==> flow/design.v <==
module cordic #(
    parameter data_width = 16,
    parameter iterations = 15
    )(
    input clk,
    input reset_n,
    input logic signed [data_width-1:0] angle,
    input logic signed [data_width-1:0] x_i,
    input logic signed [data_width-1:0] y_i,
    output logic signed [data_width-1:0] cos,
    output logic signed [data_width-1:0] sin,
    input valid_in,
    output logic valid_out
    );
    logic signed [data_width-1:0] atan_table [0:iterations-1];
    assign atan_table[0]  = 'd12867;   
    assign atan_table[1]  = 'd7596;    
    assign atan_table[2]  = 'd4013;    
    assign atan_table[3]  = 'd2037;    
    assign atan_table[4]  = 'd1021;    
    assign atan_table[5]  = 'd511;     
    assign atan_table[6]  = 'd256;     
    assign atan_table[7]  = 'd128;     
    assign atan_table[8]  = 'd64;      
    assign atan_table[9]  = 'd32;      
    assign atan_table[10] = 'd16;      
    assign atan_table[11] = 'd8;       
    assign atan_table[12] = 'd4;       
    assign atan_table[13] = 'd2;       
    assign atan_table[14] = 'd1;       
    logic signed [data_width-1:0] x [0:iterations], y [0:iterations], z [0:iterations];
    logic [$clog2(iterations)-1:0] iteration;
    logic valid_pipe [0:iterations];
    always_ff @(posedge clk or negedge reset_n) begin
        if (!reset_n) begin
            x[0] <= 0;
            y[0] <= 0;
            z[0] <= 0;
            valid_pipe[0] <= 0;
        end else if (valid_in) begin
            case (angle[15:14])
                2'b00: begin
                    x[0] <= x_i;
                    y[0] <= y_i;
                    z[0] <= angle;
                end
                2'b01: begin
                    x[0] <= -y_i;
                    y[0] <= x_i;
                    z[0] <= {2'b00, angle[13:0]};
                end
                2'b10: begin
                    x[0] <= -x_i;
                    y[0] <= -y_i;
                    z[0] <= {2'b11, angle[13:0]};
                end
                2'b11: begin
                    x[0] <= y_i;
                    y[0] <= -x_i;
                    z[0] <= -angle;
                end
            endcase
            valid_pipe[0] <= 1;
        end else begin
            valid_pipe[0] <= 0;
        end
    end
    genvar i;
    generate
        for (i = 0; i < iterations; i = i + 1) begin : cordic_pipeline
            always_ff @(posedge clk or negedge reset_n) begin
                if (!reset_n) begin
                    x[i+1] <= 0;
                    y[i+1] <= 0;
                    z[i+1] <= 0;
                    valid_pipe[i+1] <= 0;
                end else if (valid_pipe[i]) begin
                    if (z[i] < 0) begin
                        x[i+1] <= x[i] + (y[i] >>> i);
                        y[i+1] <= y[i] - (x[i] >>> i);
                        z[i+1] <= z[i] + atan_table[i];
                    end else begin
                        x[i+1] <= x[i] - (y[i] >>> i);
                        y[i+1] <= y[i] + (x[i] >>> i);
                        z[i+1] <= z[i] - atan_table[i];
                    end
                    valid_pipe[i+1] <= 1;
                end else begin
                    valid_pipe[i+1] <= 0;
                end
            end
        end
    endgenerate
    assign cos = x[iterations];
    assign sin = y[iterations];
    assign valid_out = valid_pipe[iterations];
endmodule
clock: 3.04 ns
lec_check: 0
cap_margin: 20
cell_pad_in_sites_global_placement: 0
core_margin: 2
core_utilization: 72
cts_cluster_diameter: 355
gpl_timing_driven: 1
hold_slack_margin: -0.04
max_routing_layer: met4
setup_slack_margin: -0.19
slew_margin: 20
tns_end_percent: 50
run.sh (not shown) runs the stock make flow with config.mk's settings and CLKGATE_MAP_FILE=.
The first run failed in global routing (5_1_grt).
==> next run, changes <==
==> flow/config.mk (replaced) <==
export PLATFORM = sky130hd
export DESIGN_NAME = cordic
export DESIGN_NICKNAME = cordic
export VERILOG_FILES = /design/flow/design.v
export SDC_FILE = /design/flow/constraint.sdc
export NUM_CORES = 4
export LEC_CHECK = 0
export CAP_MARGIN = 20
export CORE_MARGIN = 2
export CORE_UTILIZATION = 40
export GPL_ROUTABILITY_DRIVEN = 0
export MAX_ROUTING_LAYER = met4
export SLEW_MARGIN = 20
==> flow/constraint.sdc (replaced) <==
create_clock -name core_clock -period 4.0 [get_ports {clk}]
set_input_delay 0.8000 -clock core_clock [delete_from_list [all_inputs] [get_ports {clk}]]
set_output_delay 0.8000 -clock core_clock [all_outputs]
set_load 0.01 [all_outputs]
The new run passed the timing, DRC and antenna checks. Die size went up by well over a third. Synthesized cell count is unchanged. Synthesized area is unchanged.
==> next run, changes <==
--- a/flow/config.mk
+++ b/flow/config.mk
@@ -10,2 +10,2 @@
-export CORE_UTILIZATION = 40
-export GPL_ROUTABILITY_DRIVEN = 0
+export CORE_UTILIZATION = 70
+export CTS_CLUSTER_DIAMETER = 53
==> flow/constraint.sdc (replaced) <==
create_clock -name core_clock -period 3.09 [get_ports {clk}]
set_input_delay 0.6180 -clock core_clock [delete_from_list [all_inputs] [get_ports {clk}]]
set_output_delay 0.6180 -clock core_clock [all_outputs]
set_load 0.01 [all_outputs]
This time the run reached the layout checks and failed them: negative setup slack.
Utilization rose by 45 points.
Non-clock buffer count rose by 826.
Worst setup slack loses 1.2 ns.
Synthesized area does not change.
First-iteration DRC count rose by 150%.
Cell area rose by 14%.
Global-route usage rose by 20 points.
==> next run, changes <==
--- a/flow/config.mk
+++ b/flow/config.mk
@@ -10,3 +10,2 @@
-export CORE_UTILIZATION = 70
-export CTS_CLUSTER_DIAMETER = 53
-export MAX_ROUTING_LAYER = met4
+export CORE_UTILIZATION = 71
+export CTS_CLUSTER_DIAMETER = 215
==> flow/constraint.sdc (replaced) <==
create_clock -name core_clock -period 3.26 [get_ports {clk}]
set_input_delay 0.6520 -clock core_clock [delete_from_list [all_inputs] [get_ports {clk}]]
set_output_delay 0.6520 -clock core_clock [all_outputs]
set_load 0.01 [all_outputs]
- The changed run finished but failed the layout checks on negative setup slack
- count of clock-buffer cells in the layout came out lower by 15
- sequential share of layout area goes up by 1.9 points
- first-iteration DRC count shrinks by 40%

---

// cordic: RTL as listed in full above, without the edits since
Settings: LEC_CHECK=0, ABC_AREA=1, CAP_MARGIN=20, CELL_PAD_IN_SITES_GLOBAL_PLACEMENT=0, CORE_MARGIN=2, CORE_UTILIZATION=72, CTS_CLUSTER_DIAMETER=359, CTS_CLUSTER_SIZE=72, GPL_TIMING_DRIVEN=1, HOLD_SLACK_MARGIN=0.3, MAX_ROUTING_LAYER=met5, SETUP_SLACK_MARGIN=-0.19, SLEW_MARGIN=20, TNS_END_PERCENT=50; clock period 2.11 ns.
The first run died in clock tree synthesis with DPL-0033.
Rerun with:
ABC_AREA = not set   (was 1)
CELL_PAD_IN_SITES_GLOBAL_PLACEMENT = not set   (was 0)
CORE_UTILIZATION = 58   (was 72)
CTS_CLUSTER_DIAMETER = not set   (was 359)
CTS_CLUSTER_SIZE = not set   (was 72)
GPL_TIMING_DRIVEN = not set   (was 1)
HOLD_SLACK_MARGIN = not set   (was 0.3)
MAX_ROUTING_LAYER = not set   (was met5)
SETUP_SLACK_MARGIN = not set   (was -0.19)
TNS_END_PERCENT = not set   (was 50)
clock period = 3.8 ns   (was 2.11 ns; I/O delays follow)
Effect: Now the flow finished with timing, DRC and antenna clean. Area after synthesis goes down by 6.4%. Die size rose by 16%. Synthesized cell count went down by 29%.

---

Setup of run A:
Starts from the design.v that is shown in full above.
==> flow/config.mk <==
export PLATFORM = sky130hd
export DESIGN_NAME = cordic
export DESIGN_NICKNAME = cordic
export VERILOG_FILES = /design/flow/design.v
export SDC_FILE = /design/flow/constraint.sdc
export NUM_CORES = 4
export LEC_CHECK = 0
export CAP_MARGIN = 20
export CORE_MARGIN = 2
export CORE_UTILIZATION = 70
export CTS_CLUSTER_DIAMETER = 28
export SETUP_SLACK_MARGIN = 0.9
export SLEW_MARGIN = 20
==> flow/constraint.sdc <==
create_clock -name core_clock -period 3.09 [get_ports {clk}]
set_input_delay 0.6180 -clock core_clock [delete_from_list [all_inputs] [get_ports {clk}]]
set_output_delay 0.6180 -clock core_clock [all_outputs]
set_load 0.01 [all_outputs]
Run A got as far as global routing, where a tool error ended the run.
Input-level comparison between run B and run A:
-- flow/config.mk --
<<< run A, line 10
export CORE_UTILIZATION = 70
export CTS_CLUSTER_DIAMETER = 28
export SETUP_SLACK_MARGIN = 0.9
>>> run B, line 10
export CORE_UTILIZATION = 71
export PLACE_DENSITY_LB_ADDON = 0.01
==> flow/constraint.sdc <==
create_clock -name core_clock -period 2.75 [get_ports {clk}]
set_input_delay 0.5500 -clock core_clock [delete_from_list [all_inputs] [get_ports {clk}]]
set_output_delay 0.5500 -clock core_clock [all_outputs]
set_load 0.01 [all_outputs]
==> comparison <==
Run B | ERROR | clock tree synthesis
Between run A and run B, the flow reports weighted congestion at the end of routability-driven global placement increasing slightly.
Run B improves on run A in total die size.
Summary: pre-CTS setup slack, run B worse than run A
When the final numbers for run B and run A were put side by side, the effective utilization at floorplan turned out to be smaller in run A.
The final reports for run B and run A show area inside the core boundary lower in the former.
For run C, these inputs were changed with respect to run B:
-- flow/config.mk --
<<< run B, line 10
export CORE_UTILIZATION = 71
export PLACE_DENSITY_LB_ADDON = 0.01
>>> run C, line 10
export CORE_UTILIZATION = 40
==> flow/constraint.sdc <==
create_clock -name core_clock -period 4.0 [get_ports {clk}]
set_input_delay 0.8000 -clock core_clock [delete_from_list [all_inputs] [get_ports {clk}]]
set_output_delay 0.8000 -clock core_clock [all_outputs]
set_load 0.01 [all_outputs]
Notes after the runs:
Run C completed; timing, DRC and antenna clean
Reported for run B and run C, area share of fa/ha/maj cells after synthesis turned out identical to the last digit.
The run showing the smaller floorplan-stage core utilization is run C.
On run C: die size is about 80% higher than what run B gave.
Run C gives more worst slack at placement than run B did.
Here is what was changed in the inputs of run D compared with run C.
-- flow/config.mk --
<<< run C, line 10
export CORE_UTILIZATION = 40
>>> run D, line 10
export CORE_UTILIZATION = 71
export CTS_CLUSTER_SIZE = 14
==> flow/constraint.sdc <==
create_clock -name core_clock -period 2.58 [get_ports {clk}]
set_input_delay 0.5160 -clock core_clock [delete_from_list [all_inputs] [get_ports {clk}]]
set_output_delay 0.5160 -clock core_clock [all_outputs]
set_load 0.01 [all_outputs]
### Flow results
Diff run C -> run D: worst setup slack after placement went down 1130 ps; number of standard-cell rows in the floorplan went down about 25%; weighted congestion reported at the end of routability-driven placement went up about 9%; floorplan-stage core utilization went up 31 points; half-perimeter wire length after detailed placement went up 23%.
Die size: run D is under run C
In the summary table, run D is marked failed, with error DPL-0038 raised in clock tree synthesis.

---

Setup of lane 1:
Starts from the design.v that is shown in full above.
==> flow/config.mk <==
export PLATFORM = sky130hd
export DESIGN_NAME = cordic
export DESIGN_NICKNAME = cordic
export VERILOG_FILES = /design/flow/design.v
export SDC_FILE = /design/flow/constraint.sdc
export NUM_CORES = 4
export LEC_CHECK = 0
export CAP_MARGIN = 20
export CELL_PAD_IN_SITES_GLOBAL_PLACEMENT = 2
export CORE_ASPECT_RATIO = 1.32
export CORE_MARGIN = 2
export CORE_UTILIZATION = 40
export CTS_CLUSTER_SIZE = 89
export GPL_ROUTABILITY_DRIVEN = 0
export MAX_ROUTING_LAYER = met5
export MIN_ROUTING_LAYER = met2
export PLACE_DENSITY = 0.45
export SETUP_SLACK_MARGIN = -0.12
export SLEW_MARGIN = 0
export TNS_END_PERCENT = 10
==> flow/constraint.sdc <==
create_clock -name core_clock -period 2.31 [get_ports {clk}]
set_input_delay 0.4620 -clock core_clock [delete_from_list [all_inputs] [get_ports {clk}]]
set_output_delay 0.4620 -clock core_clock [all_outputs]
set_load 0.01 [all_outputs]
In lane 1 the implementation completed, yet the final layout does not meet the checks, the culprit being design-rule violations, negative setup slack.
--- input diff lane 1..lane 2 ---
Settings: clearing MIN_ROUTING_LAYER, which used to be met2; swapping 0 for 20 in SLEW_MARGIN; clearing GPL_ROUTABILITY_DRIVEN, which used to be 0; swapping -0.12 for 0.92 in SETUP_SLACK_MARGIN; clearing PLACE_DENSITY, which used to be 0.45; clearing CTS_CLUSTER_SIZE, which used to be 89; clearing TNS_END_PERCENT, which used to be 10; clearing MAX_ROUTING_LAYER, which used to be met5; clearing CORE_ASPECT_RATIO, which used to be 1.32; swapping 40 for 72 in CORE_UTILIZATION; clearing CELL_PAD_IN_SITES_GLOBAL_PLACEMENT, which used to be 2; swapping 2.31 for 3.09 in the clock period (ns, I/O delays scaled along).
## What came out
Summary — initial standard-cell utilization of the core, lane 2 relative to lane 1: higher, by 33 points.
Comparing lane 2 against lane 1, there is no change at all in average footprint of a synthesized cell.
Run status, lane 2: aborted in global routing, error GRT-0232
Lane 1: flow complete, layout not clean; failing: design-rule violations, negative setup slack
The area after synthesis on lane 1 is in line with that on lane 2.
In lane 2 the overall chip area turned out 69000 um2 lower than in lane 1.

---

== job 6481 ==
// cordic: RTL as listed in full above, without the edits since
==> flow/config.mk <==
export PLATFORM = sky130hd
export DESIGN_NAME = cordic
export DESIGN_NICKNAME = cordic
export VERILOG_FILES = /design/flow/design.v
export SDC_FILE = /design/flow/constraint.sdc
export NUM_CORES = 4
export LEC_CHECK = 0
export CAP_MARGIN = 20
export CELL_PAD_IN_SITES_GLOBAL_PLACEMENT = 0
export CORE_MARGIN = 2
export CORE_UTILIZATION = 70
export CTS_CLUSTER_DIAMETER = 63
export GPL_TIMING_DRIVEN = 1
export HOLD_SLACK_MARGIN = -0.04
export MAX_ROUTING_LAYER = met4
export SETUP_SLACK_MARGIN = 0.88
export SLEW_MARGIN = 20
export TNS_END_PERCENT = 50
==> flow/constraint.sdc <==
create_clock -name core_clock -period 3.04 [get_ports {clk}]
set_input_delay 0.6080 -clock core_clock [delete_from_list [all_inputs] [get_ports {clk}]]
set_output_delay 0.6080 -clock core_clock [all_outputs]
set_load 0.01 [all_outputs]
Job 6481 did not finish; a tool error ended it in global routing (5_1_grt).
### job 6481 -> job 1599
- removing GPL_TIMING_DRIVEN (formerly 1)
- removing TNS_END_PERCENT (formerly 50)
- removing CTS_CLUSTER_DIAMETER (formerly 63)
- removing MAX_ROUTING_LAYER (formerly met4)
- removing SETUP_SLACK_MARGIN (formerly 0.88)
- removing HOLD_SLACK_MARGIN (formerly -0.04)
- removing CELL_PAD_IN_SITES_GLOBAL_PLACEMENT (formerly 0)
- changing CORE_UTILIZATION from 70 to 66
- changing the clock period (ns, I/O delays scaled along) from 3.04 to 3.09
Results
Job 6481 -> job 1599: adder-cell area share of the yosys netlist delta 0, exact match
Job 1599 vs. job 6481: die area picked up an extra 6.0%, total number of placement rows picked up an extra 3.
Delta(number of setup buffers added after CTS, job 1599 - job 6481) < 0
Post-detailed-placement cell area: job 6481 vs job 1599, no meaningful difference
Completing all stages was not enough for job 1599: its layout failed the final checks because of setup timing.
Setup changes, job 1599 to job 1676
- putting CTS_CLUSTER_SIZE at 35 where nothing was set
- swapping 66 for 72 in CORE_UTILIZATION
- putting PLACE_DENSITY_LB_ADDON at 0.23 where nothing was set
- putting SETUP_SLACK_MARGIN at 0.92 where nothing was set
- swapping 20 for 10 in CAP_MARGIN
- putting CTS_CLUSTER_DIAMETER at 352 where nothing was set
==> comparison <==
- Job 1676: it failed during global routing (5_1_grt), and the tool reported ODB-0269.
- As of job 1676, vertical die size had fallen by a few percent compared to job 1599.
- Instance area after placement: job 1676 < job 1599
- Lower full die area goes to job 1676 over job 1599.
- Compared with job 1599, in job 1676 initial cell density of the core went up by 6.2 points, placement row count dropped 4.5%.
[inputs] job 5085 vs job 1676
- a change of SETUP_SLACK_MARGIN from 0.92 to 0.91
- a deleted CTS_CLUSTER_DIAMETER that had been 352
- a deleted CTS_CLUSTER_SIZE that had been 35
- a change of CAP_MARGIN from 10 to 20
## What came out
Of the runs job 5085 and job 1676, none of them finished clean.
Job 1676 failed in global routing (5_1_grt) with ODB-0269.
Job 1676 -> job 5085: sequential share of the synthesized area delta 0, exact match
Job 5085 vs job 1676: number of levels in the clock H-tree up
Job 5085 -> job 1676: chip height delta 0, exact match
Net count of the mapped netlist came out exactly the same in job 5085 and job 1676.
Re total instance count after detailed placement: no difference whatsoever between job 1676 and job 5085.
Number of clock buffers inserted by TritonCTS, job 5085 and job 1676, lower one = job 1676.

---

Setup of v10:
RTL: the design.v shown in full above, as it stands there.
make LEC_CHECK=0 ABC_AREA=1 CAP_MARGIN=20 CORE_MARGIN=7 CORE_UTILIZATION=40 CTS_CLUSTER_DIAMETER=369 MAX_ROUTING_LAYER=met4 SLEW_MARGIN=20 finish   # period 4.0 ns
Setup changes, v10 to v48
- MAX_ROUTING_LAYER removed (was met4)
- CORE_MARGIN changed from 7 to 2
- CTS_CLUSTER_DIAMETER removed (was 369)
- ABC_AREA removed (was 1)
- the clock period (ns, I/O delays scaled along) changed from 4.0 to 3.8
==> results <==
- Worst-margin pin slew (v48 over v10): increase, 46 ps
- The sequential standard cell area on v10 is in line with that on v48.
- v48: total routing resource utilization after global routing 2.6 points below v10
- Summary — sequential share of cell area, v48 relative to v10: higher, by 1.6 points.
- Post-synthesis area per instance, v48 and v10, higher one = v48.
- simple AND/OR/NAND/NOR gates as the largest family of logic cells by area was reported by v10, and AND-OR/OR-AND gates by v48.
- v48 vs. v10: die width went down; met2 demand-to-capacity share in global routing went down.
--- input diff v48..v54 ---
- changing CORE_UTILIZATION from 40 to 70
- setting SETUP_SLACK_MARGIN to 0.91 for the first time
- changing the clock period (ns, I/O delays scaled along) from 3.8 to 3.09
--- outcome ---
v54: ODB-0269 in global routing -> run aborted
v54: count of placed standard cells including taps lower than v48
Taking v48 as the reference, in v54 number of hold buffers added after cts higher, post-place setup slack lower.
What v8 does differently from v54 at the input level:
- SETUP_SLACK_MARGIN removed (was 0.91)
- CTS_CLUSTER_DIAMETER newly set to 59
- MAX_ROUTING_LAYER newly set to met4
- CORE_UTILIZATION changed from 70 to 72
### Flow results
v8 vs v54: die size down by a few percent. Area of the mapped netlist came out exactly the same in v8 and v54. v8 against v54; number of placed instances with taps included is up by a few percent. Stage in which a tool error killed v8: global routing.
